==> run A <==
Design URP_PCIE_RX_DATA_LINK_LAYER, start of the top module:
module URP_PCIE_RX_DATA_LINK_LAYER (
    input   logic                   clk,
    input   logic                   rst_n,
    input   logic   [267:0]         tlp_data_i,  
    input   logic                   tlp_data_valid_i,  
    output  logic                   tlp_data_ready_o,  
    output  logic   [31:0]          dllp_o,  
    output  logic                   dllp_valid_o,  
    input   logic                   dllp_read_i,  
    output  logic   [223:0]         tlp_data_o,  
    output  logic                   tlp_data_valid_o,  
    input   logic                   tlp_data_ready_i  
);
    logic [31:0]                lcrc_computed;       
    logic [31:0]                lcrc_received;       
    logic                       lcrc_valid;          
    logic [11:0]                sequence_number;     
    logic [11:0]                sequence_expected;   
    logic                       nak_scheduled_flag; 
    logic                       ack_scheduled_flag;
    logic [31:0]                dllp_data_gen;       
    logic lcrc_valid_o;
    logic [267:0] tlp_data_with_crc;
    logic [235:0] tlp_data_no_crc;
    logic [223:0] tlp_data_reg;
    logic valid;
    URP_PCIE_CRC32_GEN #(
        .DATA_WIDTH(236),   
        .CRC_WIDTH(32)      
    ) lcrc_gen (
        .data_i(tlp_data_i[267:32]),  
        .checksum_o(lcrc_computed)                     
    );
    always_comb begin
        lcrc_valid = 1'b1;
        lcrc_received = tlp_data_i[31:0];   
        if (lcrc_computed == lcrc_received) begin
            lcrc_valid = 1'b1;  
        end else begin
            lcrc_valid = 1'b0;
        end
    end
    always_ff @(posedge clk or negedge rst_n) begin
        if (!rst_n) begin
            sequence_expected <= 12'b0;   
            ack_scheduled_flag <= 1'b0;  
            nak_scheduled_flag <= 1'b0;  
            tlp_data_reg <= 223'b0;
            valid <= 1'b0;
            sequence_number <= 12'b0;
  ...
clock: 11.1 ns
lec_check: 0
cap_margin: 20
core_aspect_ratio: 0.5
core_margin: 2
core_utilization: 72
cts_cluster_diameter: 396
cts_cluster_size: 98
slew_margin: 20
tns_end_percent: 5
run.sh (not shown) runs the stock make flow with config.mk's settings and CLKGATE_MAP_FILE=.
==> run F: changes against run A <==
--- a/flow/config.mk
+++ b/flow/config.mk
@@ -7,8 +7,9 @@
 export LEC_CHECK = 0
-export CAP_MARGIN = 20
-export CORE_ASPECT_RATIO = 0.5
+export CAP_MARGIN = 35
 export CORE_MARGIN = 2
-export CORE_UTILIZATION = 72
-export CTS_CLUSTER_DIAMETER = 396
-export CTS_CLUSTER_SIZE = 98
+export CORE_UTILIZATION = 66
+export CTS_CLUSTER_DIAMETER = 270
+export HOLD_SLACK_MARGIN = 0.3
+export MAX_ROUTING_LAYER = met4
+export SETUP_SLACK_MARGIN = -1.63
 export SLEW_MARGIN = 20
==> flow/constraint.sdc (replaced) <==
create_clock -name core_clock -period 25.9 [get_ports {clk}]
set_input_delay 5.1800 -clock core_clock [delete_from_list [all_inputs] [get_ports {clk}]]
set_output_delay 5.1800 -clock core_clock [all_outputs]
set_load 0.01 [all_outputs]
==> run H: changes against run A <==
--- a/flow/config.mk
+++ b/flow/config.mk
@@ -8,8 +8,6 @@
 export CAP_MARGIN = 20
-export CORE_ASPECT_RATIO = 0.5
 export CORE_MARGIN = 2
-export CORE_UTILIZATION = 72
-export CTS_CLUSTER_DIAMETER = 396
-export CTS_CLUSTER_SIZE = 98
+export CORE_UTILIZATION = 58
+export HOLD_SLACK_MARGIN = 0.3
+export SETUP_SLACK_MARGIN = -1.63
 export SLEW_MARGIN = 20
-export TNS_END_PERCENT = 5
==> flow/constraint.sdc (replaced) <==
create_clock -name core_clock -period 21.1 [get_ports {clk}]
set_input_delay 4.2200 -clock core_clock [delete_from_list [all_inputs] [get_ports {clk}]]
set_output_delay 4.2200 -clock core_clock [all_outputs]
set_load 0.01 [all_outputs]
==> run E: changes against run A <==
--- a/flow/config.mk
+++ b/flow/config.mk
@@ -8,8 +8,4 @@
 export CAP_MARGIN = 20
-export CORE_ASPECT_RATIO = 0.5
 export CORE_MARGIN = 2
-export CORE_UTILIZATION = 72
-export CTS_CLUSTER_DIAMETER = 396
-export CTS_CLUSTER_SIZE = 98
+export CORE_UTILIZATION = 40
 export SLEW_MARGIN = 20
-export TNS_END_PERCENT = 5
==> flow/constraint.sdc (replaced) <==
create_clock -name core_clock -period 29.0 [get_ports {clk}]
set_input_delay 5.8000 -clock core_clock [delete_from_list [all_inputs] [get_ports {clk}]]
set_output_delay 5.8000 -clock core_clock [all_outputs]
set_load 0.01 [all_outputs]
==> results <==
Run status: run F complete, but fails checks; run E timing/DRC/antenna clean; run H complete, but fails checks; run A stopped before the end
Last stage reached: run F -; run E -; run H -; run A detailed placement (3_5_place_dp)
Layout check failures: run F setup timing; run E -; run H setup timing; run A -
First-pass GRT wire length: run F 211,100 um; run E 174,800 um; run H 181,400 um; run A -
Maximum cell stage delay along the critical path: run F 0.81 ns; run E 0.63 ns; run H 0.58 ns; run A -
Logic area: run F 0.02987 mm^2; run E 0.02977 mm^2; run H 0.03065 mm^2; run A -
Sequential share of cell area: run F 12.47%; run E 13.16%; run H 12.10%; run A -
Flip-flop and latch count: run F 254; run E 254; run H 254; run A -
Multi-input gate count: run F 2,581; run E 2,581; run H 2,581; run A -
Total routed wirelength: run F 165,700 um; run E 121,900 um; run H 123,100 um; run A -
Endpoint required time on the critical path: run F 20.72 ns; run E 23.20 ns; run H 16.88 ns; run A -
Multi-input gate share of the layout cell area: run F 58.61%; run E 61.64%; run H 58.32%; run A -
Fin worst setup slack: run F -2.615 ns; run E 0.5878 ns; run H -3.211 ns; run A -
Max layer used: run F met4; run E met4; run H met4; run A -
Number of buffers inserted during clock tree synthesis: run F 30; run E 31; run H 31; run A -
Unrepaired setup endpoints after global routing: run F -; run E false; run H true; run A -
Stages on the worst setup path: run F 47; run E 42; run H 46; run A -
Crit share post-route: run F 110.1%; run E 97.97%; run H 115.2%; run A -
Clk cell area share: run F 2.082%; run E 2.477%; run H 1.957%; run A -
Ant. Diodes: run F 12; run E 2; run H 1; run A -
Inverter count: run F 20; run E 20; run H 20; run A -
Post-synthesis to final-layout area growth: run F 39.26%; run E 31.96%; run H 43.59%; run A -
R2R depth: run F 16; run E 16; run H 17; run A -
Number of placed instances, taps included: run F 5,078; run E 5,088; run H 5,270; run A -
Global routing usage on met1: run F 57.83%; run E 35.20%; run H 50.39%; run A -
